// JAM
module JAM (
input CLK,
input RST,
output reg [2:0] W,
output reg [2:0] J,
input [6:0] Cost,
output reg [3:0] MatchCount,
output reg [9:0] MinCost,
output reg Valid );
export LEC_CHECK = 0
export CAP_MARGIN = 20
export CORE_MARGIN = 2
export CORE_UTILIZATION = 72
export CTS_CLUSTER_DIAMETER = 394
export CTS_CLUSTER_SIZE = 64
export GPL_ROUTABILITY_DRIVEN = 0
export HOLD_SLACK_MARGIN = -0.09
export PLACE_DENSITY_LB_ADDON = 0.0
export SETUP_SLACK_MARGIN = 1.82
export SLEW_MARGIN = 40
create_clock -name core_clock -period 6.24 [get_ports {CLK}]
run.sh (not shown) runs the stock make flow with config.mk's settings and CLKGATE_MAP_FILE=.
The starting point stopped in clock tree synthesis.
Next try:
CORE_UTILIZATION = 66   (was 72)
CTS_CLUSTER_DIAMETER = not set   (was 394)
CTS_CLUSTER_SIZE = not set   (was 64)
GPL_ROUTABILITY_DRIVEN = not set   (was 0)
HOLD_SLACK_MARGIN = not set   (was -0.09)
PLACE_DENSITY_LB_ADDON = not set   (was 0.0)
SETUP_SLACK_MARGIN = not set   (was 1.82)
SLEW_MARGIN = 20   (was 40)
clock period = 12.8 ns   (was 6.24 ns; I/O delays follow)
After rerunning: The changed run stopped in global routing with GRT-0232; synthesized cell count is unchanged; die area goes up by 8.8%; area after synthesis does not change.
Next try:
CORE_UTILIZATION = 40   (was 66)
clock period = 15.5 ns   (was 12.8 ns; I/O delays follow)
Outcome: Now the flow completed with no timing, DRC or antenna violations. Die area is higher by 63%. Synthesized cell count stays the same. Synthesized area does not change.
Next try:
ABC_AREA = 1   (was not set)
CORE_UTILIZATION = 65   (was 40)
TNS_END_PERCENT = 5   (was not set)
clock period = 11.7 ns   (was 15.5 ns; I/O delays follow)
The changed run finished clean.
Clock power rose by about 35%.
Sequential cell count does not change.
Final cell count rose by about 7%.

========
JAM again, from the RTL that the note above started with.
// JAM
module JAM (
input CLK,
input RST,
output reg [2:0] W,
output reg [2:0] J,
input [6:0] Cost,
output reg [3:0] MatchCount,
output reg [9:0] MinCost,
output reg Valid );
clock: 12.4 ns
lec_check: 0
abc_area: 0
cap_margin: 20
cell_pad_in_sites_detail_placement: 0
core_aspect_ratio: 0.81
core_margin: 9
core_utilization: 17
cts_cluster_diameter: 328
gpl_routability_driven: 0
hold_slack_margin: 0.05
min_routing_layer: met2
place_density_lb_addon: 0.25
setup_slack_margin: -0.82
slew_margin: 5
tns_end_percent: 80
The starting point finished with setup timing left.
Edit:
==> flow/config.mk (replaced) <==
export PLATFORM = sky130hd
export DESIGN_NAME = JAM
export DESIGN_NICKNAME = JAM
export VERILOG_FILES = /design/flow/design.v
export SDC_FILE = /design/flow/constraint.sdc
export NUM_CORES = 4
export LEC_CHECK = 0
export ABC_AREA = 1
export CAP_MARGIN = 20
export CELL_PAD_IN_SITES_DETAIL_PLACEMENT = 0
export CELL_PAD_IN_SITES_GLOBAL_PLACEMENT = 2
export CORE_ASPECT_RATIO = 0.5
export CORE_MARGIN = 9
export CORE_UTILIZATION = 34
export CTS_CLUSTER_DIAMETER = 376
export CTS_CLUSTER_SIZE = 96
export PLACE_DENSITY_LB_ADDON = 0.05
export SETUP_SLACK_MARGIN = 0.32
export SLEW_MARGIN = 40
export TNS_END_PERCENT = 80
Effect: The changed run passed the timing, DRC and antenna checks; cell area fell by 23%; register-to-register slack gains 2.0 ns; clock skew is about the same.
Edit:
==> flow/config.mk (replaced) <==
export PLATFORM = sky130hd
export DESIGN_NAME = JAM
export DESIGN_NICKNAME = JAM
export VERILOG_FILES = /design/flow/design.v
export SDC_FILE = /design/flow/constraint.sdc
export NUM_CORES = 4
export LEC_CHECK = 0
export ABC_AREA = 0
export CAP_MARGIN = 20
export CELL_PAD_IN_SITES_DETAIL_PLACEMENT = 2
export CORE_ASPECT_RATIO = 0.81
export CORE_MARGIN = 9
export CORE_UTILIZATION = 17
export CTS_CLUSTER_DIAMETER = 328
export CTS_CLUSTER_SIZE = 95
export GPL_ROUTABILITY_DRIVEN = 1
export GPL_TIMING_DRIVEN = 0
export HOLD_SLACK_MARGIN = 0.05
export MIN_ROUTING_LAYER = met2
export PLACE_DENSITY_LB_ADDON = 0.25
export SETUP_SLACK_MARGIN = 1.93
export SLEW_MARGIN = 30
export TNS_END_PERCENT = 80
The changed run produced a layout that fails on setup timing; critical path depth came out higher by 9; utilization came out lower by 14 points; final cell count came out higher by 16%; combinational power came out higher by 59%; setup slack degrades by 3.1 ns; fmax came out lower by 21%.
Edit:
==> flow/config.mk (replaced) <==
export PLATFORM = sky130hd
export DESIGN_NAME = JAM
export DESIGN_NICKNAME = JAM
export VERILOG_FILES = /design/flow/design.v
export SDC_FILE = /design/flow/constraint.sdc
export NUM_CORES = 4
export LEC_CHECK = 0
export CAP_MARGIN = 20
export CORE_MARGIN = 2
export CORE_UTILIZATION = 70
export SLEW_MARGIN = 20
==> flow/constraint.sdc (replaced) <==
create_clock -name core_clock -period 6.24 [get_ports {CLK}]
set_input_delay 1.2480 -clock core_clock [delete_from_list [all_inputs] [get_ports {CLK}]]
set_output_delay 1.2480 -clock core_clock [all_outputs]
set_load 0.01 [all_outputs]
After rerunning: The changed run died in 4_1_cts with DPL-0038; die size is lower by well over a third; synthesized cell count does not change; area after synthesis stays the same.
No activity file was given, so power comes from the tool's default toggle rates.
